`config.mk`:
```
export PLATFORM = sky130hd
export DESIGN_NAME = mips_core
export DESIGN_NICKNAME = mips_core
export VERILOG_FILES = /design/flow/design.v
export SDC_FILE = /design/flow/constraint.sdc
export NUM_CORES = 4
export LEC_CHECK = 0
export ABC_AREA = 0
export CAP_MARGIN = 20
export CELL_PAD_IN_SITES_DETAIL_PLACEMENT = 0
export CORE_MARGIN = 3
export CORE_UTILIZATION = 31
export PLACE_DENSITY_LB_ADDON = 0.08
export SLEW_MARGIN = 35
```
`constraint.sdc`:
```
create_clock -name core_clock -period 7.11 [get_ports {clk}]
set_input_delay 1.4220 -clock core_clock [delete_from_list [all_inputs] [get_ports {clk}]]
set_output_delay 1.4220 -clock core_clock [all_outputs]
set_load 0.01 [all_outputs]
```
`design.v`:
```
module ALU(Zero, ALU_Result, InputData1, InputData2, shamt, ALU_Control);
input [31:0] InputData1, InputData2;
input [4:0] shamt;
input [3:0] ALU_Control;
output Zero;
output reg [31:0] ALU_Result;
assign Zero = (ALU_Result == 0) ? 1 : 0;
always @ (*)
begin
	case(ALU_Control)
		4'd1: begin 
			ALU_Result <= InputData1+InputData2;
		       end
		4'd2: begin 
			ALU_Result <= InputData1-InputData2;
		       end
		4'd3: begin 
			ALU_Result <= InputData2 << shamt;
		       end
		4'd4: begin 
			ALU_Result <= InputData2 >> shamt;
		       end
		4'd5: begin 
			ALU_Result <= InputData1&InputData2;
		       end
		4'd6: begin 
			ALU_Result <= InputData1|InputData2;
		       end
		4'd7: begin 
			ALU_Result <= ~(InputData1|InputData2);
		       end
		4'd8: begin 
			ALU_Result <= (InputData1<InputData2)? 1 : 0;
		       end
		4'd9: begin
			ALU_Result <= (InputData1 < InputData2);
		       end
		default: ALU_Result <= 0;
	endcase
end
endmodule
module ALU_Controller(ALU_Control,ALUOP,Function);
output reg [3:0] ALU_Control;
input wire [5:0] ALUOP;
input wire [5:0] Function;
always @ (*)
begin
	ALU_Control = 4'd0;	 
	case(ALUOP)
		6'h0:  
		begin
			case(Function)
				6'h20: ALU_Control = 4'd1;	 
				6'h22: ALU_Control = 4'd2;	 
				6'h0: ALU_Control = 4'd3;	 
				6'h2: ALU_Control = 4'd4;	 
				6'h24: ALU_Control = 4'd5;	 
				6'h25: ALU_Control = 4'd6;	 
				6'h27: ALU_Control = 4'd7;	 
				6'h2B: ALU_Control = 4'd8;	 
				6'h2A: ALU_Control = 4'd9;	 
			endcase
		end
		6'h8: ALU_Control = 4'd1;	 
		6'h23: ALU_Control = 4'd1;	 
		6'h21: ALU_Control = 4'd1;	 
		6'h25: ALU_Control = 4'd1;	 
		6'h2B: ALU_Control = 4'd1;	 
		6'hC : ALU_Control = 4'd5;	 
		6'hD : ALU_Control = 4'd6;	 
		6'h4 : ALU_Control = 4'd2;	 
	endcase
end  
endmodule
module SignExtender(ExtendedValue,HalfWord,Unsigned);
output reg [31:0]ExtendedValue;
input wire [15:0]HalfWord;
input wire Unsigned;
always @ (*) begin
	ExtendedValue[15:0] <= HalfWord;
	if(Unsigned==1)
		ExtendedValue[31:16] <= 0;
	else
		ExtendedValue[31:16] <= { 16 { HalfWord[15] } };
end
endmodule
module control_unit (
			beq, shift, aluSrc, regDst, memToReg,
			regWrite, memWrite, memRead, loadFullWord, loadSigned,
			instrOpCode, instrFunct);
	input [5:0] instrOpCode, instrFunct;
	output beq, shift, aluSrc, regDst, memToReg;
	output regWrite, memWrite, memRead, loadFullWord, loadSigned;
	assign beq = (instrOpCode == 6'h4);  
	assign shift = (instrOpCode == 6'h0) & (instrFunct == 6'h0 | instrFunct == 6'h2);  
	assign aluSrc = (instrOpCode == 6'h23 | instrOpCode == 6'h2B		 
			| instrOpCode == 6'h21 | instrOpCode == 6'h25		 
			| instrOpCode == 6'h8);					 
	assign regDst = ~aluSrc;
	assign regWrite = (instrOpCode != 6'h2B & instrOpCode != 6'h4);  
	assign memWrite = (instrOpCode == 6'h2B);  
	assign memRead = (instrOpCode == 6'h23 | instrOpCode == 6'h21 | instrOpCode == 6'h25);
	assign loadFullWord = (instrOpCode == 6'h23);
	assign loadSigned = (instrOpCode == 6'h23 | instrOpCode == 6'h21);
	assign memToReg = memRead;
endmodule
module fwd_unit(fwdA, fwdB,
		instrRs_E, instrRt_E, writeReg_M, writeReg_WB, regWrite_M, regWrite_WB);
	input [4:0] instrRs_E, instrRt_E, writeReg_M, writeReg_WB;
	input regWrite_M, regWrite_WB;
	output [1:0] fwdA, fwdB;
	wire fwd_ALU_A, fwd_Full_A;
	wire fwd_ALU_B, fwd_Full_B;
	wire fwd_ALU, fwd_Full;
	assign fwdA = { fwd_ALU_A, fwd_Full_A };
	assign fwdB = { fwd_ALU_B, fwd_Full_B };
	assign fwd_ALU = regWrite_M & (writeReg_M != 5'd0);
	assign fwd_Full = regWrite_WB & (writeReg_WB != 5'd0);
	assign fwd_ALU_A = fwd_ALU & (instrRs_E == writeReg_M);
	assign fwd_ALU_B = fwd_ALU & (instrRt_E == writeReg_M);
	assign fwd_Full_A = fwd_Full & (instrRs_E == writeReg_WB) & ~fwd_ALU_A;
	assign fwd_Full_B = fwd_Full & (instrRt_E == writeReg_WB) & ~fwd_ALU_B;
endmodule
module mux_4_x_32 (out, in0, in1, in2, in3, defaultWire, sel);
	input [1:0] sel;
	input [31:0] in0, in1, in2, in3, defaultWire;
	output reg [31:0] out;
	always @(*) begin
		case (sel)
			00: out <= in0;
			01: out <= in1;
			10: out <= in2;
			11: out <= in3;
			default: out <= defaultWire;
		endcase
	end
endmodule
module register_32 (wordOut, wordIn, write, reset, clk);
	input write, reset, clk;
	input [31:0] wordIn;
	output reg [31:0] wordOut;
	always @(posedge clk, posedge reset) begin
		if(reset) wordOut <= 32'd0;
		else if(write) wordOut <= wordIn;
	end
endmodule
module register_5 (wordOut, wordIn, write, reset, clk);
	input write, reset, clk;
	input [4:0] wordIn;
	output reg [4:0] wordOut;
	always @(posedge clk, posedge reset) begin
		if(reset) wordOut <= 4'd0;
		else if(write) wordOut <= wordIn;
	end
endmodule
module D_FlipFlop (bitOut, bitIn, write, reset, clk);
	input write, reset, clk;
	input bitIn;
	output reg bitOut;
	always @(posedge clk, posedge reset) begin
		if(reset) bitOut <= 1'd0;
		else if(write) bitOut <= bitIn;
	end
endmodule
module IF_ID_ppreg (instrOut, pcPlus4Out, instrIn, pcPlus4In, write, reset, clk);
	input write, reset, clk;
	input [31:0] instrIn, pcPlus4In;
	output [31:0] instrOut, pcPlus4Out;
	register_32 instrReg (instrOut, instrIn, write, reset, clk);
	register_32 pcPlus4Reg (pcPlus4Out, pcPlus4In, write, reset, clk);
endmodule
module ID_EXE_ppreg (
	pcPlus4Out, pcPlus4In, syscallOut, syscallIn,
	instrRsOut, instrRsIn, instrRtOut, instrRtIn, instrRdOut, instrRdIn,
	imm32Out, imm32In, shamtOut, shamtIn,
	regData1Out, regData1In, regData2Out, regData2In,
	aluOpOut, aluOpIn, aluSrcOut, aluSrcIn, shiftOut, shiftIn,
	regDstOut, regDstIn, regWriteOut, regWriteIn,
	branchOut, branchIn, memToRegOut, memToRegIn,
	memWriteOut, memWriteIn, memReadOut, memReadIn,
	loadFullWordOut, loadFullWordIn, loadSignedOut, loadSignedIn,
	write, reset, clk);
	input write, reset, clk;
	input [31:0] pcPlus4In, imm32In, regData1In, regData2In;
	input [4:0] instrRsIn, instrRtIn, instrRdIn, shamtIn;
	input [3:0] aluOpIn;
	input aluSrcIn, shiftIn, regDstIn, regWriteIn, branchIn, memToRegIn;
	input memWriteIn, memReadIn, loadFullWordIn, loadSignedIn;
	input syscallIn;
	output [31:0] pcPlus4Out, imm32Out, regData1Out, regData2Out;
	output [4:0] instrRsOut, instrRtOut, instrRdOut, shamtOut;
	output [3:0] aluOpOut;
	output aluSrcOut, shiftOut, regDstOut, regWriteOut, branchOut, memToRegOut;
	output memWriteOut, memReadOut, loadFullWordOut, loadSignedOut;
	output syscallOut;
	wire [4:0] aluOpIn5, aluOpOut5;
	assign aluOpOut = aluOpOut5[3:0];
	assign aluOpIn5 = { 1'd0, aluOpIn };
	register_32 pcPlus4Reg (pcPlus4Out, pcPlus4In, write, reset, clk);
	register_32 imm32Reg (imm32Out, imm32In, write, reset, clk);
	register_32 regData1Reg (regData1Out, regData1In, write, reset, clk);
	register_32 regData2Reg (regData2Out, regData2In, write, reset, clk);
	register_5 instrRsReg (instrRsOut, instrRsIn, write, reset, clk);
	register_5 instrRtReg (instrRtOut, instrRtIn, write, reset, clk);
	register_5 instrRdReg (instrRdOut, instrRdIn, write, reset, clk);
	register_5 shamtReg (shamtOut, shamtIn, write, reset, clk);
	register_5 aluOpReg (aluOpOut5, aluOpIn5, write, reset, clk);
	D_FlipFlop aluSrcFF	(aluSrcOut, aluSrcIn, write, reset, clk);
	D_FlipFlop shiftFF	(shiftOut, shiftIn, write, reset, clk);
	D_FlipFlop regDstFF	(regDstOut, regDstIn, write, reset, clk);
	D_FlipFlop regWriteFF	(regWriteOut, regWriteIn, write, reset, clk);
	D_FlipFlop branchFF	(branchOut, branchIn, write, reset, clk);
	D_FlipFlop memToRegFF	(memToRegOut, memToRegIn, write, reset, clk);
	D_FlipFlop memWriteFF	(memWriteOut, memWriteIn, write, reset, clk);
	D_FlipFlop memReadFF	(memReadOut, memReadIn, write, reset, clk);
	D_FlipFlop loadFullWord	(loadFullWordOut, loadFullWordIn, write, reset, clk);
	D_FlipFlop loadSignedFF	(loadSignedOut, loadSignedIn, write, reset, clk);
	D_FlipFlop syscallFF	(syscallOut, syscallIn, write, reset, clk);
endmodule
module EXE_MEM_ppreg (
	syscallOut, syscallIn,
	regData2Out, regData2In, aluResultOut, aluResultIn,
	writeRegOut, writeRegIn,
	regWriteOut, regWriteIn, memToRegOut, memToRegIn,
	memWriteOut, memWriteIn, memReadOut, memReadIn,
	loadFullWordOut, loadFullWordIn, loadSignedOut, loadSignedIn,
	write, reset, clk);
	input write, reset, clk;
	input [31:0] regData2In, aluResultIn;
	input [4:0] writeRegIn;
	input regWriteIn, memToRegIn;
	input memWriteIn, memReadIn, loadFullWordIn, loadSignedIn;
	input syscallIn;
	output [31:0] regData2Out, aluResultOut;
	output [4:0] writeRegOut;
	output regWriteOut, memToRegOut;
	output memWriteOut, memReadOut, loadFullWordOut, loadSignedOut;
	output syscallOut;
	register_32 regData2Reg (regData2Out, regData2In, write, reset, clk);
	register_32 aluResultReg (aluResultOut, aluResultIn, write, reset, clk);
	register_5 writeRegReg (writeRegOut, writeRegIn, write, reset, clk);
	D_FlipFlop regWriteFF	(regWriteOut, regWriteIn, write, reset, clk);
	D_FlipFlop memToRegFF	(memToRegOut, memToRegIn, write, reset, clk);
	D_FlipFlop memWriteFF	(memWriteOut, memWriteIn, write, reset, clk);
	D_FlipFlop memReadFF	(memReadOut, memReadIn, write, reset, clk);
	D_FlipFlop loadFullWord	(loadFullWordOut, loadFullWordIn, write, reset, clk);
	D_FlipFlop loadSignedFF	(loadSignedOut, loadSignedIn, write, reset, clk);
	D_FlipFlop syscallFF	(syscallOut, syscallIn, write, reset, clk);
endmodule
module MEM_WB_ppreg (
	syscallOut, syscallIn,
	memDataOut, memDataIn, aluResultOut, aluResultIn,
	writeRegOut, writeRegIn,
	regWriteOut, regWriteIn, memToRegOut, memToRegIn,
	write, reset, clk);
	input write, reset, clk;
	input [31:0] memDataIn, aluResultIn;
	input [4:0] writeRegIn;
	input regWriteIn, memToRegIn;
	input syscallIn;
	output [31:0] memDataOut, aluResultOut;
	output [4:0] writeRegOut;
	output regWriteOut, memToRegOut;
	output syscallOut;
	register_32 memDataReg (memDataOut, memDataIn, write, reset, clk);
	register_32 aluResultReg (aluResultOut, aluResultIn, write, reset, clk);
	register_5 writeRegReg (writeRegOut, writeRegIn, write, reset, clk);
	D_FlipFlop regWriteFF	(regWriteOut, regWriteIn, write, reset, clk);
	D_FlipFlop memToRegFF	(memToRegOut, memToRegIn, write, reset, clk);
	D_FlipFlop syscallFF	(syscallOut, syscallIn, write, reset, clk);
endmodule
module RegisterFile(ReadData1,ReadData2,ReadReg1,ReadReg2,WriteReg,WriteData,RegWriteSignal,clk);
    input [4:0] ReadReg1, ReadReg2, WriteReg;
    input [31:0] WriteData;
    input clk, RegWriteSignal;
    output [31:0] ReadData1, ReadData2;
    reg [31:0] Registers[31:0];
	assign ReadData1 = (ReadReg1 == 0) ? 32'd0 : Registers[ReadReg1];
	assign ReadData2 = (ReadReg2 == 0) ? 32'd0 : Registers[ReadReg2];
    always @ (posedge clk)
    begin
        if(RegWriteSignal==1)
            Registers[WriteReg] <= WriteData; 
    end
endmodule
module mips_core (
	input         clk,
	input         rst,           
	output [31:0] imem_addr,     
	input  [31:0] imem_rdata,    
	output [31:0] dmem_addr,     
	output [31:0] dmem_wdata,    
	output        dmem_we,       
	input  [31:0] dmem_rdata,    
	output        halt           
);
	wire pipeReset = rst;
	wire pipeWrite = 1'b1;
	wire syscall_D, syscall_E, syscall_M, syscall_W;
	wire [31:0] pcValue, pcNext;
	wire [31:0] pcPlus4_F, pcPlus4_D, pcPlus4_E;
	wire [31:0] pcOffsetNextInst_E;
	wire pcSrc;
	wire [31:0] instruction, instruction_D;
	wire [5:0] instrOpCode, instrFunct;
	wire [15:0] instrImm;
	wire [4:0] instrRs, instrRs_E;
	wire [4:0] instrRt, instrRt_E;
	wire [4:0] instrRd, instrRd_E;
	wire [4:0] instrShamt;
	wire [31:0] imm32_D, imm32_E;
	wire [31:0] regData1, regData1_E;
	wire [31:0] regData2, regData2_E, regData2_M;
	wire [31:0] writeData;
	wire [4:0] readReg1, readReg2;
	wire [4:0] writeReg_E, writeReg_M, writeReg;
	wire regWrite_D, regWrite_E, regWrite_M, regWrite;
	wire [31:0] aluOprd1, aluOprd2_FWD, aluOprd2;
	wire [4:0] aluShamt;
	wire [3:0] aluOp_D, aluOp;
	wire [31:0] aluResult, aluResult_M, aluResult_W;
	wire aluZero;
	wire [31:0] memDataOut, memDataOut_W;
	wire memWrite_D, memRead_D, loadFullWord_D, loadSigned_D;
	wire memWrite_E, memRead_E, loadFullWord_E, loadSigned_E;
	wire memWrite_M, memRead_M, loadFullWord_M, loadSigned_M;
	wire branch_D, aluSrc_D, regDst_D;
	wire branch_E, aluSrc_E, regDst_E;
	wire memToReg_D, memToReg_E, memToReg_M, memToReg_W;
	wire shift_D, shift_E;
	wire [1:0] fwdA, fwdB;
	assign pcPlus4_F = pcValue + 4;
	assign pcOffsetNextInst_E = pcPlus4_E + (imm32_E << 2);
	assign pcSrc = branch_E & aluZero;
	assign pcNext = pcSrc ? pcOffsetNextInst_E : pcPlus4_F;
	assign imem_addr = pcValue;
	assign instruction = imem_rdata;
	assign instrOpCode = instruction_D[31:26];
	assign instrRs = instruction_D[25:21];
	assign instrRt = instruction_D[20:16];
	assign instrRd = instruction_D[15:11];
	assign instrFunct = instruction_D[5:0];
	assign instrShamt = instruction_D[10:6];
	assign instrImm = instruction_D[15:0];
	assign syscall_D = (instruction_D == 32'h0000000c);
	SignExtender offsetSignExtender (imm32_D, instrImm, 1'b0);
	assign readReg1 = instrRs;
	assign readReg2 = instrRt;
	assign aluOprd2 = aluSrc_E ? imm32_E : aluOprd2_FWD;
	mux_4_x_32 aluOprd1_fwdMux (aluOprd1, regData1_E, writeData, aluResult_M, 32'd0, regData1_E, fwdA);
	mux_4_x_32 aluOprd2_fwdMux (aluOprd2_FWD, regData2_E, writeData, aluResult_M, 32'd0, regData2_E, fwdB);
	assign writeReg_E = regDst_E ? instrRd_E : instrRt_E;
	assign dmem_addr = aluResult_M;
	assign dmem_wdata = regData2_M;
	assign dmem_we = memWrite_M;
	assign memDataOut[15:0] = dmem_rdata[15:0];
	assign memDataOut[31:16] = loadFullWord_M ? dmem_rdata[31:16] :
				   loadSigned_M ? {16{dmem_rdata[15]}} : 16'd0;
	assign writeData = memToReg_W ? memDataOut_W : aluResult_W;
	assign halt = syscall_W;
	register_32	PC (pcValue, pcNext, pipeWrite, pipeReset, clk);
	RegisterFile	reg_file (regData1, regData2, readReg1, readReg2, writeReg, writeData, regWrite, clk);
	ALU		alu (aluZero, aluResult, aluOprd1, aluOprd2, aluShamt, aluOp);
	ALU_Controller	aluControl (aluOp_D, instrOpCode, instrFunct);
	control_unit	CU (branch_D, shift_D, aluSrc_D, regDst_D, memToReg_D, regWrite_D,
				memWrite_D, memRead_D, loadFullWord_D, loadSigned_D,
				instrOpCode, instrFunct);
	fwd_unit	FU (fwdA, fwdB, instrRs_E, instrRt_E, writeReg_M, writeReg, regWrite_M, regWrite);
	IF_ID_ppreg IF_ID (instruction_D, pcPlus4_D, instruction, pcPlus4_F, pipeWrite, pipeReset, clk);
	ID_EXE_ppreg ID_EXE (
		pcPlus4_E, pcPlus4_D, syscall_E, syscall_D,
		instrRs_E, instrRs, instrRt_E, instrRt, instrRd_E, instrRd,
		imm32_E, imm32_D, aluShamt, instrShamt,
		regData1_E, regData1, regData2_E, regData2,
		aluOp, aluOp_D, aluSrc_E, aluSrc_D, shift_E, shift_D,
		regDst_E, regDst_D, regWrite_E, regWrite_D, branch_E, branch_D, memToReg_E, memToReg_D,
		memWrite_E, memWrite_D, memRead_E, memRead_D,
		loadFullWord_E, loadFullWord_D, loadSigned_E, loadSigned_D,
		pipeWrite, pipeReset, clk);
	EXE_MEM_ppreg EXE_MEM (
		syscall_M, syscall_E,
		regData2_M, regData2_E, aluResult_M, aluResult,
		writeReg_M, writeReg_E,
		regWrite_M, regWrite_E, memToReg_M, memToReg_E,
		memWrite_M, memWrite_E, memRead_M, memRead_E,
		loadFullWord_M, loadFullWord_E, loadSigned_M, loadSigned_E,
		pipeWrite, pipeReset, clk);
	MEM_WB_ppreg MEM_WB (
		syscall_W, syscall_M,
		memDataOut_W, memDataOut, aluResult_W, aluResult_M,
		writeReg, writeReg_M,
		regWrite, regWrite_M, memToReg_W, memToReg_M,
		pipeWrite, pipeReset, clk);
endmodule
```
`run.sh`:
```
#!/bin/bash
# the make line also repeats each setting of config.mk as NAME=value (left out here)
make -C /OpenROAD-flow-scripts/flow DESIGN_CONFIG=/design/flow/config.mk WORK_HOME=/design/flow/orfs CLKGATE_MAP_FILE= finish
```
==> Flow_metrics.wiki, run 1 <==
== Implementation results ==
{| class="wikitable"
! Metric !! Value
|-
| Clock Latency Late Sink || 0.85 ns
|-
| Endpoint of the most critical register-to-register path || PC.wordOut[24]$_DFF_PP0_
|-
| Critical path class || reg2reg
|-
| Slowest stage cell on the critical path || or4_4
|-
| IR Drop Worst-Case VDD || approximately 0.28 mV
|-
| HPWL after detailed placement || approximately 170 mm
|-
| Worst reg2reg setup slack || roughly 0.17 ns
|-
| Power per cell area || around 280 nW/um^2
|-
| RSZ-0062 raised after global routing || false
|-
| Slew Limit Headroom || a little over a third
|-
| Number of warnings issued by yosys || 8
|-
| Non-filler cells, final || between 8000 and 9000
|-
| Post-layout power || approximately 24 mW
|-
| Capture point of the worst path || PC.wordOut[24]$_DFF_PP0_
|-
| Leading post-synthesis cells by instance count || edfxtp_1 (1024), mux4_2 (648), dfrtp_1 (378), nor2_1 (290), nand2_1 (221)
|-
| Routability-driven placement congestion ratio || roughly 0.99
|-
| Most used cell, CP || buf_4
|-
| F_max || 144 MHz
|-
| Peak per-stage delay on the critical path || roughly 0.54 ns
|-
| Main area contributors || edfxtp_1 (44%), mux4_2 (21%), dfrtp_1 (14%)
|-
| Footprint of the multi-input gates || 28600 sq um
|-
| Top Family by Delay on Critical Path || AND-OR/OR-AND gates
|-
| Smallest hold slack || 0.341 ns
|-
| Synth Register Bits || roughly 1400
|-
| Minimum period implied by the final worst setup slack || 6.94 ns
|-
| Final critical-path share of the clock period || a little over nine tenths
|-
| Clk pwr || 8.46 mW
|-
| Startpoint type of the worst setup path || register
|-
| Port-buffer cells || between 150 and 200
|-
| DP Cell Count || approximately 7700
|-
| Total count of max-transition violations in the final report || 0
|-
| Fillers || 20976
|-
| Chip Area || 232000 sq um
|-
| Remaining global-route overflow || 0
|-
| CTS Root Cell || clkbuf_16
|-
| Detailed-router iteration count before antenna repair || 6
|-
| DRT iter0 DRCs || around 4200
|-
| Area figure in the yosys stat output || 70000 sq um
|-
| Status || finished clean
|-
| Row count || between 150 and 200
|-
| Clk network pwr share || 35.5%
|-
| OpenROAD warning count || approximately 110
|-
| Beginning of the worst register-to-register path || EXE_MEM.writeRegReg.wordOut[3]$_DFF_PP0_
|-
| Layout Skew || a little over 0.04 ns
|-
| Pin slew with the least headroom to its limit || slightly above 0.9 ns
|-
| Count of cell instances traversed by the critical path || 28
|-
| Fraction of post-synthesis cell area in the top cell type by area || 43.9%
|-
| Number of hold violations in the final report || 0
|-
| Final routed wire length divided by cell count || between 30 and 40 microns
|-
| Synth Instances || ~4500
|-
| CTS H-tree depth || 4
|-
| DRT Wirelength || approximately 270 mm
|-
| Pin count of the biggest net entering global routing || around 130
|-
| Top flip-flop cell by instance count after synthesis || edfxtp_1
|-
| Post-synthesis sequential area ratio || a little under three fifths
|-
| Global router's overall resource usage || 22.8%
|-
| CP Max Fanout || 7
|-
| Complex Gates by Area || under 10%
|-
| Area inside the core boundary || roughly 220000 sq um
|-
| DR DRC count || 0
|-
| I/O pin count || ~160
|-
| CTS tree || yes
|-
| Number of global-route vias before repair || approximately 47000
|-
| CP required || 7.82 ns
|-
| Mux share || 24.3%
|-
| Dominant non-sequential cell family after synthesis || multiplexers
|-
| Cell type with the highest aggregate area in the netlist || edfxtp_1
|-
| Hold/Removal Path Class || reg2reg
|-
| Area growth syn-to-layout || 20.3%
|-
| Number of endpoints failing setup at the final stage || 0
|-
| Count of vias placed by the detailed router || about 45000
|-
| XOR-XNOR Cells, Area Fraction || under 10%
|-
| Net Sw Power || 7.14 mW
|-
| Storage cell area || about 40000 sq um
|-
| Cell with the most instances after synthesis || edfxtp_1
|-
| Proportion of power drawn by flip-flops and latches || 42.3%
|-
| Critical path arrival || ~7.7 ns
|-
| Maximum buffer depth of the clock tree || 3
|-
| Worst reg-to-reg path cell count || 28
|-
| Ys cells || around 4500
|-
| Post-synthesis share of cell area spent on and, or, nand and nor gates || 5.99%
|-
| Ys async rst share || 27.0%
|-
| Sw Share || 30.0%
|-
| Startpoint of the worst hold path || IF_ID.pcPlus4Reg.wordOut[1]$_DFF_PP0_
|-
| Clock tree sinks || between 1000 and 1500
|-
| CTS hold repair buffers || 0
|-
| Floorplan core density || around a third
|-
| Post-synthesis average cell area || between 15 and 20 sq um
|-
| Clk slew on worst S/H paths || 0.06 ns
|-
| Terminating pin of the worst hold path || ID_EXE.pcPlus4Reg.wordOut[1]$_DFF_PP0_
|-
| Power in sequential cells || 10.1 mW
|-
| Power Internal || roughly 17 mW
|-
| Max-cap viol count || 0
|-
| Number of nets in the finished design || approximately 5000
|-
| Crit path from || EXE_MEM.writeRegReg.wordOut[3]$_DFF_PP0_
|-
| Count of unique library cells instantiated by Yosys || between 90 and 100
|-
| Antenna Nets Post-Route || 0
|-
| Hold Crit Depth || 0
|-
| Nets in the synthesized netlist || 4679
|-
| Number of antenna violations at the first check in global routing || 9
|-
| Horizontal die dimension || around 480 microns
|-
| Power attributed to combinational cells || ~5.3 mW
|-
| Static leakage power || 30.3 nW
|-
| Number of clock buffers inserted by TritonCTS || approximately 160
|-
| Fraction of power consumed by combinational cells || between 20% and 30%
|-
| Post-synthesis cell area || between 70000 and 80000 sq um
|-
| Worst path bufs/invs || 8
|-
| Height of the die || 481 microns
|-
| Mean number of vias per cell || between 5 and 6
|-
| Crit path capture type || register
|-
| Area fraction in full adders, half adders and majority gates || under 10%
|-
| First-pass GRT wire length || ~370 mm
|-
| Largest power group || sequential cells
|-
| Number of enable flip-flop cells || between 1000 and 1500
|}
[per-layer routing]
metal	vias to the layer above	share of wire [%]	GRT usage (%)
li1	18950	-	-
met1	24253	43	30.8
met5	-	0	0
met4	0	3.6	7.78
met3	435	5.1	3.42
met2	1518	48	37.6
[per-stage QoR]
| step | utilization [%] | setup slack, ns | TNS (ns) | instance area (sq um) |
|---|---|---|---|---|
| floorplan | - | 0.492 | 0 | 70000 |
| global placement | 34.8 | -0.307 | -8.96 | 77800 |
| detailed placement | 35.1 | -0.309 | -8.88 | 78400 |
| CTS | 37.5 | 0.000466 | 0 | 83900 |
| global route | 37.7 | 0.0000782 | 0 | 84200 |
| finish | 37.7 | 0.166 | 0 | 84200 |
[what timing repair did]
| item | CTS | global route |
|---|---|---|
| setup buffers | 7 | 3 |
| cloned | 0 | 2 |
| setup endpoints to repair | 32 | 32 |
| pin swaps | 9 | 14 |
| resized | 15 | 55 |
[final cells by class]
cell class                 count  share of cell area, %
antenna                        4                 0.0119
clock inverter                77                   1.16
sequential                  1402                   47.8
clock buffer                 222                   5.24
tap                         2975                   4.42
inverter                     151                  0.677
timing repair buffer         601                   6.69
multi-input combinational   2625                   34.0
==> inputs of run 2 (changes only) <==
CORE_UTILIZATION = 72   (was 31)
PLACE_DENSITY = 0.59   (was default)
PLACE_DENSITY_LB_ADDON = default   (was 0.08)
SETUP_SLACK_MARGIN = -0.17   (was default)
SLEW_MARGIN = 15   (was 35)
clock period = 3.95 ns   (was 7.11 ns; I/O delays follow)
==> Flow_metrics.wiki, run 2 <==
== Run summary ==
{| class="wikitable"
! Metric !! Value
|-
| Status || aborted with a tool error (was finished clean)
|-
| Failing step || detailed placement (3_5_place_dp)
|-
| Tool Error || [ERROR DPL-0033] detailed placement checks failed during check placement.
|-
| Height of the die || 318 microns (was 481 microns)
|-
| Dominant non-sequential cell family after synthesis || multiplexers (unchanged)
|-
| Post-synthesis sequential area ratio || 57.4% (unchanged)
|-
| Number of warnings issued by yosys || 8 (unchanged)
|-
| Count of unique library cells instantiated by Yosys || 93 (unchanged)
|-
| Area inside the core boundary || 95700 sq um (was 223000 sq um)
|-
| Cell type with the highest aggregate area in the netlist || edfxtp_1 (unchanged)
|-
| I/O pin count || 164 (unchanged)
|-
| Ys async rst share || 27.0% (unchanged)
|-
| Floorplan core density || 73.1% (was 31.3%)
|-
| Post-synthesis cell area || 70000 sq um (unchanged)
|-
| Top flip-flop cell by instance count after synthesis || edfxtp_1 (unchanged)
|-
| Synth Instances || 4479 (unchanged)
|-
| Number of enable flip-flop cells || 1024 (unchanged)
|-
| Area fraction in full adders, half adders and majority gates || 2.43% (unchanged)
|-
| Post-synthesis share of cell area spent on and, or, nand and nor gates || 5.99% (unchanged)
|-
| Post-synthesis average cell area || 15.6 sq um (unchanged)
|-
| Fraction of post-synthesis cell area in the top cell type by area || 43.9% (unchanged)
|-
| Row count || 113 (was 173)
|-
| Area figure in the yosys stat output || 70000 sq um (unchanged)
|-
| Synth Register Bits || 1402 (unchanged)
|-
| Horizontal die dimension || 318 microns (was 481 microns)
|-
| Cell with the most instances after synthesis || edfxtp_1 (unchanged)
|-
| Nets in the synthesized netlist || 4679 (unchanged)
|-
| Leading post-synthesis cells by instance count || edfxtp_1 (1024), mux4_2 (648), dfrtp_1 (378), nor2_1 (290), nand2_1 (221) (unchanged)
|-
| Mux share || 24.3% (unchanged)
|-
| Main area contributors || edfxtp_1 (44%), mux4_2 (21%), dfrtp_1 (14%) (unchanged)
|-
| Port-buffer cells || 163 (unchanged)
|-
| Routability-driven placement congestion ratio || 1.18 (was 0.989)
|-
| Chip Area || 101000 sq um (was 232000 sq um)
|-
| Ys cells || 4479 (unchanged)
|-
| Complex Gates by Area || 6.26% (unchanged)
|-
| XOR-XNOR Cells, Area Fraction || 1.09% (unchanged)
|}
-- run 2: stage by stage --
stage,hold WS [ns],std cells,power (mW)
2_1_floorplan,0.331,4479,23.1
3_3_place_gp,0.331,6597,28.3
==> inputs of run 3 (changes only) <==
CAP_MARGIN = 10   (was 20)
CELL_PAD_IN_SITES_GLOBAL_PLACEMENT = 2   (was default)
CORE_MARGIN = 10   (was 3)
CORE_UTILIZATION = 31   (was 72)
CTS_CLUSTER_DIAMETER = 311   (was default)
GPL_ROUTABILITY_DRIVEN = 0   (was default)
GPL_TIMING_DRIVEN = 0   (was default)
PLACE_DENSITY = 0.62   (was 0.59)
SETUP_SLACK_MARGIN = default   (was -0.17)
SLEW_MARGIN = 35   (was 15)
clock period = 7.11 ns   (was 3.95 ns; I/O delays follow)
==> Flow_metrics.wiki, run 3 <==
== Implementation results ==
{| class="wikitable"
! Metric !! Value
|-
| Number of nets in the finished design || 5209
|-
| Total count of max-transition violations in the final report || 0
|-
| CTS tree || yes
|-
| Post-synthesis sequential area ratio || 57.4% (unchanged)
|-
| Area inside the core boundary || 225000 sq um (was 95700 sq um)
|-
| Number of clock buffers inserted by TritonCTS || approximately 160
|-
| Power in sequential cells || ~10 mW
|-
| Top flip-flop cell by instance count after synthesis || edfxtp_1 (unchanged)
|-
| DRT Wirelength || about 280 mm
|-
| Slowest stage cell on the critical path || or4_1
|-
| Startpoint type of the worst setup path || register
|-
| Height of the die || 495 microns (was 318 microns)
|-
| OpenROAD warning count || about 97
|-
| First-pass GRT wire length || between 300 and 400 mm
|-
| Count of vias placed by the detailed router || around 47000
|-
| Area fraction in full adders, half adders and majority gates || 2.43% (unchanged)
|-
| Number of enable flip-flop cells || 1024 (unchanged)
|-
| Crit path from || MEM_WB.writeRegReg.wordOut[2]$_DFF_PP0_
|-
| Fraction of post-synthesis cell area in the top cell type by area || 43.9% (unchanged)
|-
| IR Drop Worst-Case VDD || ~0.19 mV
|-
| Dominant non-sequential cell family after synthesis || multiplexers (unchanged)
|-
| Largest power group || sequential cells
|-
| Minimum period implied by the final worst setup slack || slightly above 7 ns
|-
| Status || complete, but fails checks (was aborted with a tool error)
|-
| Crit path capture type || register
|-
| Synth Register Bits || 1402 (unchanged)
|-
| Synth Instances || 4479 (unchanged)
|-
| Chip Area || 245000 sq um (was 101000 sq um)
|-
| Detailed-router iteration count before antenna repair || 7
|-
| Mean number of vias per cell || between 5 and 6
|-
| Number of warnings issued by yosys || 8 (unchanged)
|-
| Worst reg-to-reg path cell count || 30
|-
| Clk network pwr share || 34.5%
|-
| RSZ-0062 raised after global routing || true
|-
| Row count || 174 (was 113)
|-
| Fin worst setup slack || -0.0850 ns
|-
| Post-synthesis cell area || 70000 sq um (unchanged)
|-
| Number of hold violations in the final report || 0
|-
| Remaining global-route overflow || 0
|-
| Clock Latency Late Sink || 0.84 ns
|-
| Cell type with the highest aggregate area in the netlist || edfxtp_1 (unchanged)
|-
| Most used cell, CP || buf_12
|-
| DP Cell Count || 7739
|-
| Pin slew with the least headroom to its limit || around 1.1 ns
|-
| Startpoint of the worst hold path || IF_ID.pcPlus4Reg.wordOut[12]$_DFF_PP0_
|-
| Clk slew on worst S/H paths || 0.06 ns
|-
| Final design utilization || 38.3%
|-
| Leading post-synthesis cells by instance count || edfxtp_1 (1024), mux4_2 (648), dfrtp_1 (378), nor2_1 (290), nand2_1 (221) (unchanged)
|-
| Nets in the synthesized netlist || 4679 (unchanged)
|-
| Fillers || between 20000 and 25000
|-
| Slew Limit Headroom || 27.9%
|-
| Endpoint of the most critical register-to-register path || PC.wordOut[5]$_DFF_PP0_
|-
| Ys async rst share || 27.0% (unchanged)
|-
| Hold/Removal Path Class || reg2reg
|-
| Worst reg2reg setup slack || -0.08 ns
|-
| Floorplan core density || 31.2% (was 73.1%)
|-
| Horizontal die dimension || 495 microns (was 318 microns)
|-
| Fin area || ~86000 sq um
|-
| Smallest hold slack || 0.336 ns
|-
| Maximum buffer depth of the clock tree || 3
|-
| Main area contributors || edfxtp_1 (44%), mux4_2 (21%), dfrtp_1 (14%) (unchanged)
|-
| Static leakage power || 30.6 nW
|-
| Peak per-stage delay on the critical path || ~0.52 ns
|-
| Post-synthesis share of cell area spent on and, or, nand and nor gates || 5.99% (unchanged)
|-
| Complex Gates by Area || 6.26% (unchanged)
|-
| Fraction of power consumed by combinational cells || about 23%
|-
| CP Max Fanout || 7
|-
| Power Internal || ~16 mW
|-
| Antenna Nets Post-Route || 0
|-
| CTS H-tree depth || 4
|-
| F_max || 139 MHz
|-
| Count of unique library cells instantiated by Yosys || 93 (unchanged)
|-
| Number of global-route vias before repair || about 47000
|-
| Clock tree sinks || ~1400
|-
| Terminating pin of the worst hold path || ID_EXE.pcPlus4Reg.wordOut[12]$_DFF_PP0_
|-
| Worst path bufs/invs || 9
|-
| Clk pwr || about 8.2 mW
|-
| CTS Root Cell || clkbuf_16
|-
| Layout Skew || ~0.061 ns
|-
| XOR-XNOR Cells, Area Fraction || 1.09% (unchanged)
|-
| Area figure in the yosys stat output || 70000 sq um (unchanged)
|-
| Port-buffer cells || 163 (unchanged)
|-
| Layout violations || negative setup slack
|-
| HPWL after detailed placement || about 210 mm
|-
| Mux share || 24.3% (unchanged)
|-
| Pin count of the biggest net entering global routing || 37
|-
| Area post-placement || between 70000 and 80000 sq um
|-
| Non-filler cells, final || around 8100
|-
| Final critical-path share of the clock period || 101%
|-
| DRT iter0 DRCs || between 5000 and 6000
|-
| Critical path arrival || just under 8 ns
|-
| CP required || 7.81 ns
|-
| Final routed wire length divided by cell count || between 30 and 40 microns
|-
| Max-cap viol count || 0
|-
| Top Family by Delay on Critical Path || simple AND/OR/NAND/NOR gates
|-
| Global router's overall resource usage || ~22%
|-
| Capture point of the worst path || PC.wordOut[5]$_DFF_PP0_
|-
| Area growth syn-to-layout || 23.0%
|-
| Proportion of power drawn by flip-flops and latches || 42.5%
|-
| Sw Share || between 30 and 40%
|-
| Number of endpoints failing setup at the final stage || 31
|-
| I/O pin count || 164 (unchanged)
|-
| Power attributed to combinational cells || 5.47 mW
|-
| DR DRC count || 0
|-
| Ys cells || 4479 (unchanged)
|-
| Cell with the most instances after synthesis || edfxtp_1 (unchanged)
|-
| Beginning of the worst register-to-register path || MEM_WB.writeRegReg.wordOut[2]$_DFF_PP0_
|-
| Count of cell instances traversed by the critical path || 30
|-
| Hold Crit Depth || 0
|-
| Power per cell area || 276 nW/um^2
|-
| Net Sw Power || 7.42 mW
|-
| Number of antenna violations at the first check in global routing || 7
|-
| Post-synthesis average cell area || 15.6 sq um (unchanged)
|-
| Critical path class || reg2reg
|}
-- run 3: final cells by class --
class,count,area [sq um],share of cell area (%)
diodes,6,15.0,0.0174
plain buffers,291,1540,1.79
clock buffers,215,4330,5.03
clock inverters,80,867,1.01
inverters,151,603,0.700
multi-input cells,2625,29600,34.4
flip-flops and latches,1402,40200,46.7
well taps,2992,3740,4.35
repair buffers,375,5190,6.02
repair inverters,4,20.0,0.0232
-- run 3: repair_timing --
item	in CTS	in global routing
buffers inserted	69	33
hold buffers	0	0
cloned	5	2
gates resized	217	105
pin swaps	46	32
setup endpoints to repair	45	32
-- run 3: per-stage QoR --
step           setup TNS, ns  power (mW)  setup slack (ns)
4_1_cts                -4.10        23.7            -0.157
3_3_place_gp        -1013.43        14.9             -4.09
2_1_floorplan              0        12.8             0.492
5_1_grt                -5.16        24.6            -0.188
3_5_place_dp          -92.53        15.1             -2.65
6_report               -1.75        23.8           -0.0850
-- run 3: routing by layer --
| layer | vias to the layer above | share of wire (%) | track usage (%) |
|---|---|---|---|
| li1 | 19123 | - | - |
| met1 | 24879 | 40 | 29.1 |
| met2 | 2174 | 48 | 36.6 |
| met3 | 518 | 7.1 | 3.98 |
| met4 | 0 | 4.2 | 8.05 |
| met5 | - | 0 | 0 |
==> inputs of run 4 (changes only) <==
CAP_MARGIN = 20   (was 10)
CELL_PAD_IN_SITES_GLOBAL_PLACEMENT = default   (was 2)
CORE_MARGIN = 3   (was 10)
CORE_UTILIZATION = 69   (was 31)
CTS_CLUSTER_DIAMETER = default   (was 311)
GPL_ROUTABILITY_DRIVEN = default   (was 0)
GPL_TIMING_DRIVEN = default   (was 0)
PLACE_DENSITY = 0.59   (was 0.62)
SETUP_SLACK_MARGIN = 1.1   (was default)
SLEW_MARGIN = 15   (was 35)
clock period = 4.2 ns   (was 7.11 ns; I/O delays follow)
==> Flow_metrics.wiki, run 4 <==
== Run summary ==
{| class="wikitable"
! Metric !! Value
|-
| Row count || 116 (was 174)
|-
| Ys cells || 4479 (unchanged)
|-
| Leading post-synthesis cells by instance count || edfxtp_1 (1024), mux4_2 (648), dfrtp_1 (378), nor2_1 (290), nand2_1 (221) (unchanged)
|-
| Cell with the most instances after synthesis || edfxtp_1 (unchanged)
|-
| Synth Register Bits || 1402 (unchanged)
|-
| Maximum buffer depth of the clock tree || 3 (unchanged)
|-
| Area figure in the yosys stat output || 70000 sq um (unchanged)
|-
| Number of clock buffers inserted by TritonCTS || 141 (was 159)
|-
| Area fraction in full adders, half adders and majority gates || 2.43% (unchanged)
|-
| Number of warnings issued by yosys || 8 (unchanged)
|-
| Area inside the core boundary || 100000 sq um (was 225000 sq um)
|-
| CTS hold repair buffers || 0 (unchanged)
|-
| Routability-driven placement congestion ratio || approximately 1.1
|-
| Synth Instances || 4479 (unchanged)
|-
| CTS Root Cell || clkbuf_16 (unchanged)
|-
| Post-synthesis sequential area ratio || 57.4% (unchanged)
|-
| CTS H-tree depth || 4 (unchanged)
|-
| I/O pin count || 164 (unchanged)
|-
| Top flip-flop cell by instance count after synthesis || edfxtp_1 (unchanged)
|-
| HPWL after detailed placement || 218 mm (was 209 mm)
|-
| Global router's overall resource usage || 97.5%
|-
| Post-synthesis cell area || 70000 sq um (unchanged)
|-
| Nets in the synthesized netlist || 4679 (unchanged)
|-
| Tool Error || [ERROR GRT-0116] Global routing finished with congestion. Check the congestion regions in the DRC Viewer.
|-
| Number of enable flip-flop cells || 1024 (unchanged)
|-
| Floorplan core density || 69.7% (was 31.2%)
|-
| Chip Area || 105000 sq um (was 245000 sq um)
|-
| Height of the die || 325 microns (was 495 microns)
|-
| Post-synthesis average cell area || 15.6 sq um (unchanged)
|-
| Dominant non-sequential cell family after synthesis || multiplexers (unchanged)
|-
| Main area contributors || edfxtp_1 (44%), mux4_2 (21%), dfrtp_1 (14%) (unchanged)
|-
| Clock tree sinks || 1402 (unchanged)
|-
| Post-synthesis share of cell area spent on and, or, nand and nor gates || 5.99% (unchanged)
|-
| Ys async rst share || 27.0% (unchanged)
|-
| XOR-XNOR Cells, Area Fraction || 1.09% (unchanged)
|-
| Mux share || 24.3% (unchanged)
|-
| Status || aborted with a tool error (was complete, but fails checks)
|-
| Failing step || global routing (5_1_grt)
|-
| Count of unique library cells instantiated by Yosys || 93 (unchanged)
|-
| Fraction of post-synthesis cell area in the top cell type by area || 43.9% (unchanged)
|-
| Port-buffer cells || 163 (unchanged)
|-
| Complex Gates by Area || 6.26% (unchanged)
|-
| DP Cell Count || 6654 (was 7739)
|-
| Cell type with the highest aggregate area in the netlist || edfxtp_1 (unchanged)
|-
| Horizontal die dimension || 325 microns (was 495 microns)
|-
| Remaining global-route overflow || between 4000 and 5000
|}
-- run 4: stage by stage --
step / cell area, sq um / utilization [%] / setup slack [ns] / power [mW] / setup TNS (ns)
CTS: 88600 / 88.2 / -2.74 / 43.0 / -119.15
global placement: 80800 / 80.5 / -2.56 / 26.6 / -100.55
detailed placement: 80800 / 80.5 / -3.02 / 27.6 / -126.62
floorplan: 70400 / - / -1.80 / 21.7 / -711.32
-- run 4: what timing repair did --
item	in CTS
setup buffers	140
pin swaps	102
gates cloned	8
hold endpoints to repair	0
setup endpoints to repair	137
resized	359
-- run 4: per-layer routing --
metal,overflow,global-route usage [%]
met1,629,95.6
met2,1969,106
met3,627,92.4
met5,102,79.6
met4,833,96.6
==> inputs of run 5 (changes only) <==
ABC_AREA = 1   (was 0)
CELL_PAD_IN_SITES_DETAIL_PLACEMENT = 2   (was 0)
CELL_PAD_IN_SITES_GLOBAL_PLACEMENT = 2   (was default)
CORE_ASPECT_RATIO = 0.7   (was default)
CORE_MARGIN = 6   (was 3)
CORE_UTILIZATION = 63   (was 69)
GPL_ROUTABILITY_DRIVEN = 0   (was default)
GPL_TIMING_DRIVEN = 0   (was default)
MAX_ROUTING_LAYER = met5   (was default)
PLACE_DENSITY = default   (was 0.59)
PLACE_DENSITY_LB_ADDON = 0.14   (was default)
SETUP_SLACK_MARGIN = -0.01   (was 1.1)
SLEW_MARGIN = 25   (was 15)
clock period = 11.1 ns   (was 4.2 ns; I/O delays follow)
==> Flow_metrics.wiki, run 5 <==
== Run summary ==
{| class="wikitable"
! Metric !! Value
|-
| Chip Area || 123000 sq um (was 105000 sq um)
|-
| Ys async rst share || 27.0% (unchanged)
|-
| Post-synthesis average cell area || 9.45 sq um (was 15.6 sq um)
|-
| Failing step || global placement without I/O (3_1_place_gp_skip_io) (was global routing (5_1_grt))
|-
| Height of the die || 295 microns (was 325 microns)
|-
| Nets in the synthesized netlist || 7839 (was 4679)
|-
| Ys cells || 7639 (was 4479)
|-
| Status || aborted with a tool error (unchanged)
|-
| Complex Gates by Area || 17.8% (was 6.26%)
|-
| Mux share || 0.499% (was 24.3%)
|-
| Area inside the core boundary || 113000 sq um (was 100000 sq um)
|-
| Post-synthesis share of cell area spent on and, or, nand and nor gates || 17.7% (was 5.99%)
|-
| Area figure in the yosys stat output || 72200 sq um (was 70000 sq um)
|-
| Tool Error || [ERROR FLW-0024] Place density exceeds 1.0 (current PLACE_DENSITY_LB_ADDON =  0.14). Please check if the value of  PLACE_DENSITY_LB_ADDON is between 0 and 0.99. (was [ERROR GRT-0116] Global routing finished with congestion. Check the congestion regions in the DRC Viewer.)
|-
| Main area contributors || edfxtp_1 (43%), dfrtp_1 (13%), o21ai_0 (8.2%) (was edfxtp_1 (44%), mux4_2 (21%), dfrtp_1 (14%))
|-
| Horizontal die dimension || 416 microns (was 325 microns)
|-
| Cell with the most instances after synthesis || nor2_1 (was edfxtp_1)
|-
| Floorplan core density || 63.8% (was 69.7%)
|-
| Top flip-flop cell by instance count after synthesis || edfxtp_1 (unchanged)
|-
| Synth Register Bits || 1402 (unchanged)
|-
| Number of enable flip-flop cells || 1024 (unchanged)
|-
| Fraction of post-synthesis cell area in the top cell type by area || 42.6% (was 43.9%)
|-
| XOR-XNOR Cells, Area Fraction || 0.862% (was 1.09%)
|-
| Cell type with the highest aggregate area in the netlist || edfxtp_1 (unchanged)
|-
| Post-synthesis cell area || 72200 sq um (was 70000 sq um)
|-
| Dominant non-sequential cell family after synthesis || AND-OR/OR-AND gates (was multiplexers)
|-
| Post-synthesis sequential area ratio || 55.7% (was 57.4%)
|-
| Synth Instances || 7639 (was 4479)
|-
| Row count || 103 (was 116)
|-
| Number of warnings issued by yosys || 8 (unchanged)
|-
| Count of unique library cells instantiated by Yosys || 59 (was 93)
|-
| Area fraction in full adders, half adders and majority gates || 2.35% (was 2.43%)
|-
| Leading post-synthesis cells by instance count || nor2_1 (1300), o21ai_0 (1187), edfxtp_1 (1024), nand2_1 (697), nand3_1 (657) (was edfxtp_1 (1024), mux4_2 (648), dfrtp_1 (378), nor2_1 (290), nand2_1 (221))
|}
==> inputs of run 6 (changes only) <==
CELL_PAD_IN_SITES_DETAIL_PLACEMENT = default   (was 2)
CELL_PAD_IN_SITES_GLOBAL_PLACEMENT = default   (was 2)
CORE_ASPECT_RATIO = default   (was 0.7)
CORE_MARGIN = 2   (was 6)
CORE_UTILIZATION = 72   (was 63)
CTS_CLUSTER_DIAMETER = 98   (was default)
CTS_CLUSTER_SIZE = 41   (was default)
GPL_ROUTABILITY_DRIVEN = default   (was 0)
GPL_TIMING_DRIVEN = default   (was 0)
MAX_ROUTING_LAYER = default   (was met5)
PLACE_DENSITY = 0.65   (was default)
PLACE_DENSITY_LB_ADDON = default   (was 0.14)
SETUP_SLACK_MARGIN = 0.28   (was -0.01)
SLEW_MARGIN = 20   (was 25)
clock period = 2.59 ns   (was 11.1 ns; I/O delays follow)
==> Flow_metrics.wiki, run 6 <==
== Run summary ==
{| class="wikitable"
! Metric !! Value
|-
| Status || aborted with a tool error (unchanged)
|-
| Failing step || global routing (5_1_grt) (was global placement without I/O (3_1_place_gp_skip_io))
|-
| Tool Error || [ERROR GRT-0232] Routing congestion too high. Check the congestion heatmap in the GUI. (was [ERROR FLW-0024] Place density exceeds 1.0 (current PLACE_DENSITY_LB_ADDON =  0.14). Please check if the value of  PLACE_DENSITY_LB_ADDON is between 0 and 0.99.)
|-
| Synth Instances || 7639 (unchanged)
|-
| Post-synthesis share of cell area spent on and, or, nand and nor gates || 17.7% (unchanged)
|-
| Area figure in the yosys stat output || 72200 sq um (unchanged)
|-
| Cell with the most instances after synthesis || nor2_1 (unchanged)
|-
| XOR-XNOR Cells, Area Fraction || 0.862% (unchanged)
|-
| Height of the die || 321 microns (was 295 microns)
|-
| Routability-driven placement congestion ratio || roughly 1.1
|-
| HPWL after detailed placement || between 150 and 200 mm
|-
| Leading post-synthesis cells by instance count || nor2_1 (1300), o21ai_0 (1187), edfxtp_1 (1024), nand2_1 (697), nand3_1 (657) (unchanged)
|-
| Post-synthesis cell area || 72200 sq um (unchanged)
|-
| CTS hold repair buffers || 0
|-
| Horizontal die dimension || 321 microns (was 416 microns)
|-
| Row count || 116 (was 103)
|-
| CTS H-tree depth || 2
|-
| Chip Area || 103000 sq um (was 123000 sq um)
|-
| Floorplan core density || 72.4% (was 63.8%)
|-
| Port-buffer cells || ~160
|-
| Mux share || 0.499% (unchanged)
|-
| Post-synthesis sequential area ratio || 55.7% (unchanged)
|-
| Fraction of post-synthesis cell area in the top cell type by area || 42.6% (unchanged)
|-
| Main area contributors || edfxtp_1 (43%), dfrtp_1 (13%), o21ai_0 (8.2%) (unchanged)
|-
| Top flip-flop cell by instance count after synthesis || edfxtp_1 (unchanged)
|-
| Global router's overall resource usage || 83.8%
|-
| CTS Root Cell || clkbuf_16
|-
| Area inside the core boundary || 99700 sq um (was 113000 sq um)
|-
| Number of warnings issued by yosys || 8 (unchanged)
|-
| Maximum buffer depth of the clock tree || 3
|-
| Count of unique library cells instantiated by Yosys || 59 (unchanged)
|-
| Dominant non-sequential cell family after synthesis || AND-OR/OR-AND gates (unchanged)
|-
| Ys async rst share || 27.0% (unchanged)
|-
| Complex Gates by Area || 17.8% (unchanged)
|-
| Nets in the synthesized netlist || 7839 (unchanged)
|-
| Cell type with the highest aggregate area in the netlist || edfxtp_1 (unchanged)
|-
| Remaining global-route overflow || 207
|-
| Area fraction in full adders, half adders and majority gates || 2.35% (unchanged)
|-
| I/O pin count || between 150 and 200
|-
| Ys cells || 7639 (unchanged)
|-
| Number of clock buffers inserted by TritonCTS || 44
|-
| Post-synthesis average cell area || 9.45 sq um (unchanged)
|-
| Synth Register Bits || 1402 (unchanged)
|-
| Number of enable flip-flop cells || 1024 (unchanged)
|-
| Placement-stage worst setup slack || -2.61 ns
|-
| Clock tree sinks || about 1400
|}
-- run 6: routing by layer --
layer | overflow | track usage, %
met1 | 7 | 84.9
met2 | 89 | 94.6
met3 | 13 | 74.6
met4 | 97 | 81.0
met5 | 1 | 46.7
-- run 6: timing repair --
item	CTS
endpoints found under the hold margin	0
pin swaps	71
resized	374
gates cloned	8
setup endpoints to repair	137
setup buffers	79
-- run 6: metrics by stage --
step                      hold slack (ns)  instances  cell area, sq um  setup TNS (ns)
after CTS                           0.181       9659             86600         -115.24
after detailed placement            0.335       9490             82700         -132.20
after global placement              0.331       9490             82700         -125.20
after floorplan                     0.331       7639             73000        -1209.05
==> inputs of run 7 (changes only) <==
ABC_AREA = default   (was 1)
CAP_MARGIN = 0   (was 20)
CTS_CLUSTER_DIAMETER = 392   (was 98)
CTS_CLUSTER_SIZE = 16   (was 41)
PLACE_DENSITY = 0.41   (was 0.65)
SETUP_SLACK_MARGIN = 2.13   (was 0.28)
TNS_END_PERCENT = 10   (was default)
clock period = 7.2 ns   (was 2.59 ns; I/O delays follow)
==> Flow_metrics.wiki, run 7 <==
== Run summary ==
{| class="wikitable"
! Metric !! Value
|-
| Floorplan core density || 72.5% (was 72.4%)
|-
| Count of unique library cells instantiated by Yosys || 93 (was 59)
|-
| Synth Instances || 4479 (was 7639)
|-
| Chip Area || 99800 sq um (was 103000 sq um)
|-
| Clock tree sinks || 1402 (unchanged)
|-
| Dominant non-sequential cell family after synthesis || multiplexers (was AND-OR/OR-AND gates)
|-
| Area figure in the yosys stat output || 70000 sq um (was 72200 sq um)
|-
| Post-synthesis share of cell area spent on and, or, nand and nor gates || 5.99% (was 17.7%)
|-
| HPWL after detailed placement || 181 mm (was 189 mm)
|-
| Main area contributors || edfxtp_1 (44%), mux4_2 (21%), dfrtp_1 (14%) (was edfxtp_1 (43%), dfrtp_1 (13%), o21ai_0 (8.2%))
|-
| Area inside the core boundary || 96600 sq um (was 99700 sq um)
|-
| CTS H-tree depth || 3 (was 2)
|-
| Status || aborted with a tool error (unchanged)
|-
| Number of enable flip-flop cells || 1024 (unchanged)
|-
| Ys cells || 4479 (was 7639)
|-
| Cell with the most instances after synthesis || edfxtp_1 (was nor2_1)
|-
| Global router's overall resource usage || between 70% and 80%
|-
| Top flip-flop cell by instance count after synthesis || edfxtp_1 (unchanged)
|-
| Horizontal die dimension || 316 microns (was 321 microns)
|-
| CTS Root Cell || clkbuf_16 (unchanged)
|-
| Height of the die || 316 microns (was 321 microns)
|-
| Cell type with the highest aggregate area in the netlist || edfxtp_1 (unchanged)
|-
| Fraction of post-synthesis cell area in the top cell type by area || 43.9% (was 42.6%)
|-
| Failing step || global routing (5_1_grt) (unchanged)
|-
| Synth Register Bits || 1402 (unchanged)
|-
| Mux share || 24.3% (was 0.499%)
|-
| Number of warnings issued by yosys || 8 (unchanged)
|-
| Routability-driven placement congestion ratio || 1.05 (was 1.10)
|-
| Row count || 114 (was 116)
|-
| Nets in the synthesized netlist || 4679 (was 7839)
|-
| DP Cell Count || 5900 (was 9490)
|-
| Tool Error || [ERROR GRT-0232] Routing congestion too high. Check the congestion heatmap in the GUI. (unchanged)
|-
| Post-synthesis average cell area || 15.6 sq um (was 9.45 sq um)
|-
| Leading post-synthesis cells by instance count || edfxtp_1 (1024), mux4_2 (648), dfrtp_1 (378), nor2_1 (290), nand2_1 (221) (was nor2_1 (1300), o21ai_0 (1187), edfxtp_1 (1024), nand2_1 (697), nand3_1 (657))
|-
| Post-synthesis sequential area ratio || 57.4% (was 55.7%)
|-
| Number of clock buffers inserted by TritonCTS || 97 (was 44)
|-
| Area fraction in full adders, half adders and majority gates || 2.43% (was 2.35%)
|-
| XOR-XNOR Cells, Area Fraction || 1.09% (was 0.862%)
|-
| I/O pin count || 164 (unchanged)
|-
| Port-buffer cells || 163 (unchanged)
|-
| Post-synthesis cell area || 70000 sq um (was 72200 sq um)
|-
| Complex Gates by Area || 6.26% (was 17.8%)
|-
| Maximum buffer depth of the clock tree || 3 (unchanged)
|-
| Ys async rst share || 27.0% (unchanged)
|-
| Area post-placement || 74700 sq um (was 82700 sq um)
|-
| Remaining global-route overflow || 174
|}
[run 7: repair_timing]
| item | 4_1_cts |
|---|---|
| setup endpoints to repair | 57 |
| pin swaps | 54 |
| gates cloned | 3 |
| buffers inserted | 55 |
| hold buffers | 0 |
| gates resized | 124 |
| endpoints found under the hold margin | 0 |
[run 7: through the flow]
step / util, % / TNS [ns] / hold slack [ns] / setup WS (ns) / power [mW]
after CTS: 81.2 / 0 / 0.351 / 0.338 / 20.4
after global placement: 77.3 / 0 / 0.331 / 0.0684 / 14.5
after floorplan: - / 0 / 0.331 / 0.682 / 12.6
after detailed placement: 77.3 / -6.72 / 0.336 / -0.264 / 14.9
[run 7: metal layers]
metal  GRT usage [%]  GRT overflow
met2            92.0            61
met1            79.6            16
met5            49.9             5
met3            68.4            21
met4            73.3            71
==> inputs of run 8 (changes only) <==
CAP_MARGIN = 20   (was 0)
CORE_UTILIZATION = 58   (was 72)
CTS_CLUSTER_DIAMETER = default   (was 392)
CTS_CLUSTER_SIZE = default   (was 16)
PLACE_DENSITY = default   (was 0.41)
SETUP_SLACK_MARGIN = 1.7   (was 2.13)
TNS_END_PERCENT = default   (was 10)
clock period = 6.8 ns   (was 7.2 ns; I/O delays follow)
==> Flow_metrics.wiki, run 8 <==
== Implementation results ==
{| class="wikitable"
! Metric !! Value
|-
| Non-filler cells, final || 6587
|-
| DRT iter0 DRCs || roughly 7000
|-
| Area inside the core boundary || 120000 sq um (was 96600 sq um)
|-
| Mean number of vias per cell || ~7
|-
| Startpoint of the worst hold path || IF_ID.pcPlus4Reg.wordOut[24]$_DFF_PP0_
|-
| OpenROAD warning count || between 100 and 150
|-
| Ys cells || 4479 (unchanged)
|-
| CP required || approximately 7.5 ns
|-
| Ys async rst share || 27.0% (unchanged)
|-
| Global router's overall resource usage || 38.9%
|-
| Critical path arrival || about 7.4 ns
|-
| Height of the die || 351 microns (was 316 microns)
|-
| Total count of max-transition violations in the final report || 0
|-
| Worst path bufs/invs || 10
|-
| CTS H-tree depth || 4 (was 3)
|-
| I/O pin count || 164 (unchanged)
|-
| Net Sw Power || 7.18 mW
|-
| Crit path from || MEM_WB.writeRegReg.wordOut[3]$_DFF_PP0_
|-
| Accumulated negative setup slack || 0 ns
|-
| Pin slew with the least headroom to its limit || ~1.1 ns
|-
| Worst reg2reg setup slack || ~0.092 ns
|-
| Number of clock buffers inserted by TritonCTS || 147 (was 97)
|-
| Endpoint of the most critical register-to-register path || PC.wordOut[28]$_DFF_PP0_
|-
| Power per cell area || roughly 290 nW/um^2
|-
| Fraction of post-synthesis cell area in the top cell type by area || 43.9% (unchanged)
|-
| Clk slew on worst S/H paths || about 0.06 ns
|-
| Main area contributors || edfxtp_1 (44%), mux4_2 (21%), dfrtp_1 (14%) (unchanged)
|-
| First-pass GRT wire length || between 300 and 400 mm
|-
| Mux share || 24.3% (unchanged)
|-
| Floorplan core density || 58.4% (was 72.5%)
|-
| Placement-stage worst setup slack || -0.134 ns (was -0.264 ns)
|-
| Row count || 127 (was 114)
|-
| Largest power group || sequential cells
|-
| Beginning of the worst register-to-register path || MEM_WB.writeRegReg.wordOut[3]$_DFF_PP0_
|-
| XOR-XNOR Cells, Area Fraction || 1.09% (unchanged)
|-
| Met3 GRT Util || 10.6%
|-
| Number of nets in the finished design || 5050
|-
| F_max || about 150 MHz
|-
| Layout Skew || 0.0450 ns
|-
| Cell with the most instances after synthesis || edfxtp_1 (unchanged)
|-
| Number of warnings issued by yosys || 8 (unchanged)
|-
| Status || finished clean (was aborted with a tool error)
|-
| CP Max Fanout || 8
|-
| Post-synthesis share of cell area spent on and, or, nand and nor gates || 5.99% (unchanged)
|-
| GR met1 Demand/Resource || 52.9%
|-
| Crit path capture type || register
|-
| Dominant non-sequential cell family after synthesis || multiplexers (unchanged)
|-
| Area post-placement || 75500 sq um (was 74700 sq um)
|-
| DR DRC count || 0
|-
| Post-layout power || about 24 mW
|-
| Clock tree sinks || 1402 (unchanged)
|-
| Top flip-flop cell by instance count after synthesis || edfxtp_1 (unchanged)
|-
| Hold Crit Depth || 0
|-
| Remaining global-route overflow || 0
|-
| Peak per-stage delay on the critical path || 0.60 ns
|-
| Met2 track utilization from global routing || between 50% and 60%
|-
| Number of endpoints failing setup at the final stage || 0
|-
| DP Cell Count || 6254 (was 5900)
|-
| Post-synthesis cell area || 70000 sq um (unchanged)
|-
| Capture point of the worst path || PC.wordOut[28]$_DFF_PP0_
|-
| Proportion of power drawn by flip-flops and latches || between 40 and 50%
|-
| Clock Latency Late Sink || roughly 0.81 ns
|-
| Power Internal || ~17 mW
|-
| Count of cell instances traversed by the critical path || 29
|-
| Horizontal die dimension || 351 microns (was 316 microns)
|-
| Startpoint type of the worst setup path || register
|-
| Chip Area || 124000 sq um (was 99800 sq um)
|-
| Fillers || a little over 8000
|-
| Power in sequential cells || 10.5 mW
|-
| Fraction of power consumed by combinational cells || roughly 23%
|-
| Post-synthesis sequential area ratio || 57.4% (unchanged)
|-
| Area fraction in full adders, half adders and majority gates || 2.43% (unchanged)
|-
| Terminating pin of the worst hold path || ID_EXE.pcPlus4Reg.wordOut[24]$_DFF_PP0_
|-
| Detailed-router iteration count before antenna repair || 8
|-
| Clk network pwr share || 33.2%
|-
| Final critical-path share of the clock period || a little over nine tenths
|-
| Leading post-synthesis cells by instance count || edfxtp_1 (1024), mux4_2 (648), dfrtp_1 (378), nor2_1 (290), nand2_1 (221) (unchanged)
|-
| IR Drop Worst-Case VDD || approximately 0.28 mV
|-
| Hold/Removal Path Class || reg2reg
|-
| RSZ-0062 raised after global routing || true
|-
| Slew Limit Headroom || roughly a quarter
|-
| Synth Register Bits || 1402 (unchanged)
|-
| Count of unique library cells instantiated by Yosys || 93 (unchanged)
|-
| Most used cell, CP || buf_4
|-
| Top Family by Delay on Critical Path || simple AND/OR/NAND/NOR gates
|-
| Clk pwr || slightly below 8 mW
|-
| Complex Gates by Area || 6.26% (unchanged)
|-
| Area figure in the yosys stat output || 70000 sq um (unchanged)
|-
| Global route hottest layer || met2
|-
| Nets in the synthesized netlist || 4679 (unchanged)
|-
| Count of vias placed by the detailed router || 47038
|-
| Number of antenna violations at the first check in global routing || 13
|-
| Max-cap viol count || 0
|-
| Post-synthesis average cell area || 15.6 sq um (unchanged)
|-
| Static leakage power || 29.7 nW
|-
| Synth Instances || 4479 (unchanged)
|-
| Maximum buffer depth of the clock tree || 3 (unchanged)
|-
| Cell type with the highest aggregate area in the netlist || edfxtp_1 (unchanged)
|-
| Critical path class || reg2reg
|-
| Pin count of the biggest net entering global routing || between 100 and 150
|-
| Final routed wire length divided by cell count || 36.0 microns
|-
| HPWL after detailed placement || 153 mm (was 181 mm)
|-
| CTS tree || yes
|-
| Port-buffer cells || 163 (unchanged)
|-
| Routability-driven placement congestion ratio || 1.09 (was 1.05)
|-
| Slowest stage cell on the critical path || or4_4
|-
| Area growth syn-to-layout || 16.3%
|-
| Smallest hold slack || ~0.34 ns
|-
| Worst reg-to-reg path cell count || 29
|-
| DRT Wirelength || about 240 mm
|-
| Number of hold violations in the final report || 0
|-
| Power attributed to combinational cells || approximately 5.5 mW
|-
| Number of global-route vias before repair || approximately 46000
|-
| CTS Root Cell || clkbuf_16 (unchanged)
|-
| Fin area || 81500 sq um
|-
| Final design utilization || 68.0%
|-
| Fin worst setup slack || roughly 0.092 ns
|-
| Antenna Nets Post-Route || 0
|-
| Minimum period implied by the final worst setup slack || 6.71 ns
|-
| Sw Share || between 20% and 30%
|-
| Number of enable flip-flop cells || 1024 (unchanged)
|}
-- run 8: final cells by class --
| class | count | area (sq um) | area share [%] |
|---|---|---|---|
| inverters | 151 | 571 | 0.700 |
| well taps | 1612 | 2020 | 2.48 |
| multi-input cells | 2625 | 29100 | 35.8 |
| flip-flops and latches | 1402 | 40300 | 49.4 |
| diodes | 4 | 10.0 | 0.0123 |
| clock buffers | 191 | 3970 | 4.88 |
| repair buffers | 523 | 4670 | 5.73 |
| clock inverters | 79 | 823 | 1.01 |
-- run 8: per-layer routing --
metal  vias to the layer above  share of wire, %
met5                         -             0.023
met4                         8               5.8
met3                       734                12
met2                      3452                46
met1                     24117                36
li1                      18727                 -
-- run 8: repair_timing --
| action | CTS | global route |
|---|---|---|
| pin swaps | 33 | 60 |
| setup endpoints to repair | 43 | 46 |
| buffers inserted | 34 | 22 |
| hold buffers | 0 | 0 |
| resized | 54 | 80 |
| cloned | 2 | 1 |
| hold endpoints to repair | 0 | 0 |
No activity file was given, so power comes from the tool's default toggle rates.
